try-cedar:
Design ieee754multiplier, start of the top module:
module ieee754multiplier (
    input logic clk, rst_n,
    input logic [31:0] a_i,
    input logic [31:0] b_i,
    input logic start_i,
    output logic done_o,
    output logic nan_o,
    output logic inifinit_o,
    output logic overflow_o,
    output logic underflow_o,
    output logic [31:0] product_o
);
typedef enum logic[1:0] {
    INITIAL_STATE = 2'b00,
    MULTIPLY_STEP = 2'b01,
    RESULT_VERIFICATION_STEP = 2'b10,
    DONE = 2'b11
} MULTIPLIER_FSM_STATE;
MULTIPLIER_FSM_STATE current_state;
logic [31:0] a_r, b_r;  
logic signal_a, signal_b;
logic [7:0] exponent_a, exponent_b;
logic [23:0] mantissa_a, mantissa_b;  
logic [47:0] mantissa_temp;
logic [9:0] exponent_temp;
logic [31:0] product_r;      
logic [1:0]  exponent_hi_r;  
always_comb begin : MULTIPLIER_COMB_BLOCK
    signal_a = a_r[31];  
    signal_b = b_r[31];  
    exponent_a = a_r[30:23];  
    exponent_b = b_r[30:23];  
    mantissa_a[23] = 1;
    mantissa_a[22:0] = a_r[22:0];   
    mantissa_b[23] = 1;
    mantissa_b[22:0] = b_r[22:0];   
    if (mantissa_a[22-:23] == 0 || mantissa_b[22-:23] == 0) begin  
        mantissa_temp = 0;  
        exponent_temp = 0;  
    end else begin
        mantissa_temp = mantissa_a * mantissa_b;  
        exponent_temp = exponent_a + exponent_b - 127;  
        if (mantissa_temp[47] == 1) begin  
  ...
export LEC_CHECK = 0
export CAP_MARGIN = 40
export CELL_PAD_IN_SITES_DETAIL_PLACEMENT = 0
export CORE_ASPECT_RATIO = 0.93
export CORE_MARGIN = 2
export CORE_UTILIZATION = 72
export CTS_CLUSTER_DIAMETER = 308
export CTS_CLUSTER_SIZE = 99
export GPL_TIMING_DRIVEN = 1
export MAX_ROUTING_LAYER = met5
export PLACE_DENSITY = 0.48
export SETUP_SLACK_MARGIN = -0.97
export SLEW_MARGIN = 25
create_clock -name core_clock -period 9.79 [get_ports {clk}]
run.sh (not shown) runs the stock make flow with config.mk's settings and CLKGATE_MAP_FILE=.
### try-cedar -> try-delta
Settings: CTS_CLUSTER_SIZE: 99 -> 100; CORE_UTILIZATION: 72 -> 32; PLACE_DENSITY: 0.48 -> 0.9; SETUP_SLACK_MARGIN: -0.97 -> unset.
## What came out
Share of synthesized area occupied by flip-flops and latches came out exactly the same in try-delta and try-cedar.
Reported for try-delta and try-cedar, number of flip-flops and latches turned out identical to the last digit.
try-delta does better than try-cedar on setup slack of the critical path after layout.
The inputs of try-pepper differ from those of try-delta as listed below.
Settings: a change of CAP_MARGIN from 40 to 0; a deleted PLACE_DENSITY that had been 0.9; a change of CORE_UTILIZATION from 32 to 70; a change of CTS_CLUSTER_SIZE from 100 to 14; an added SETUP_SLACK_MARGIN of -0.88; a change of the clock period (ns, I/O delays scaled along) from 9.79 to 14.2.
Results
- Lower routed wire length goes to try-pepper over try-delta.
- Max fraction of standard cell area in multi-input logic across try-pepper and try-delta: try-pepper
- Re starting DRC count in detailed routing: try-delta was higher than try-pepper.
- Summary: with try-delta as the reference, average wire length per cell after detail routing in try-pepper moved up by more than 10%.
- try-pepper — final standard cell area without fillers 3.4% lower, try-delta as reference
#### Input delta (try-harbor over try-pepper)
Settings: PLACE_DENSITY newly set to 0.64; SETUP_SLACK_MARGIN changed from -0.88 to 1.16; CAP_MARGIN changed from 0 to 40; CTS_CLUSTER_DIAMETER changed from 308 to 362.
### Flow results
- Across both runs, minimum clock period after layout was lower for try-harbor than for try-pepper.
- Diff try-pepper -> try-harbor | post-detailed-placement cell area | increase of 0.50%
- Any difference in total via count after detailed routing between try-pepper and try-harbor is small enough to ignore.
- The run with more routed wire is try-harbor, not try-pepper.
- In the final design statistics, try-harbor uses more standard cells in total than try-pepper.
- Fraction of the core area covered by cells at the end of the flow for try-harbor is higher than for try-pepper.
- Summary: post-route worst setup slack, try-harbor better than try-pepper
- Across both runs, achievable frequency was higher for try-harbor than for try-pepper.
- Lower post-detailed-route wirelength per cell was reported by try-pepper, not try-harbor.
- Compared with try-pepper, try-harbor shows global-route wire length before repair that has gone up slightly.
The following lists how try-lagoon was set up differently from try-harbor:
Settings: clearing PLACE_DENSITY, which used to be 0.64; swapping 362 for 242 in CTS_CLUSTER_DIAMETER; swapping 1.16 for 1.59 in SETUP_SLACK_MARGIN; swapping 40 for 15 in CAP_MARGIN; swapping 14 for 21 in CTS_CLUSTER_SIZE; swapping 70 for 72 in CORE_UTILIZATION; swapping 14.2 for 6.24 in the clock period (ns, I/O delays scaled along).
[summary]
Required time of the critical path down 7.87 ns in try-lagoon wrt try-harbor
try-lagoon: all stages done; final checks FAILED (setup timing).
Compared with try-harbor, try-lagoon shows a higher number of search-and-repair iterations in the first detailed-routing pass.
try-lagoon ends up with a relative area change from synthesis to final layout that is 18 points higher than in try-harbor.
The CTS clock-pin slew for the worst setup and hold paths on try-lagoon is in line with that on try-harbor.
Measured against try-harbor, the final routed wire length divided by cell count of try-lagoon comes out at 1.3 times the reference value.
try-harbor → try-lagoon: routed wire length rose 25,000 microns; number of global-route vias before repair up 3,696.
> inputs changed (try-lagoon -> try-amber)
Settings: CAP_MARGIN now 40, was 15; SETUP_SLACK_MARGIN now 1.16, was 1.59; PLACE_DENSITY_LB_ADDON now 0.03, previously not set; the clock period (ns, I/O delays scaled along) now 7.59, was 6.24.
Findings:
- The final reports for try-amber and try-lagoon show combinational share of cell area higher in the former.
- Taking try-lagoon as the reference, in try-amber post-layout instance area now sits lower, global routing met2 resource utilization moved down, number of non-clock buffers in the layout down 189, total routed wirelength went down by 16%, largest net degree at the start of global routing moved down.
- The final critical-path required period of try-amber is lower than that of try-lagoon.
- Looking at HPWL after detailed placement, try-amber sits below try-lagoon.
- Of try-lagoon and try-amber, just one finished clean: try-amber.
- try-lagoon: flow complete, layout not clean; failing: setup timing
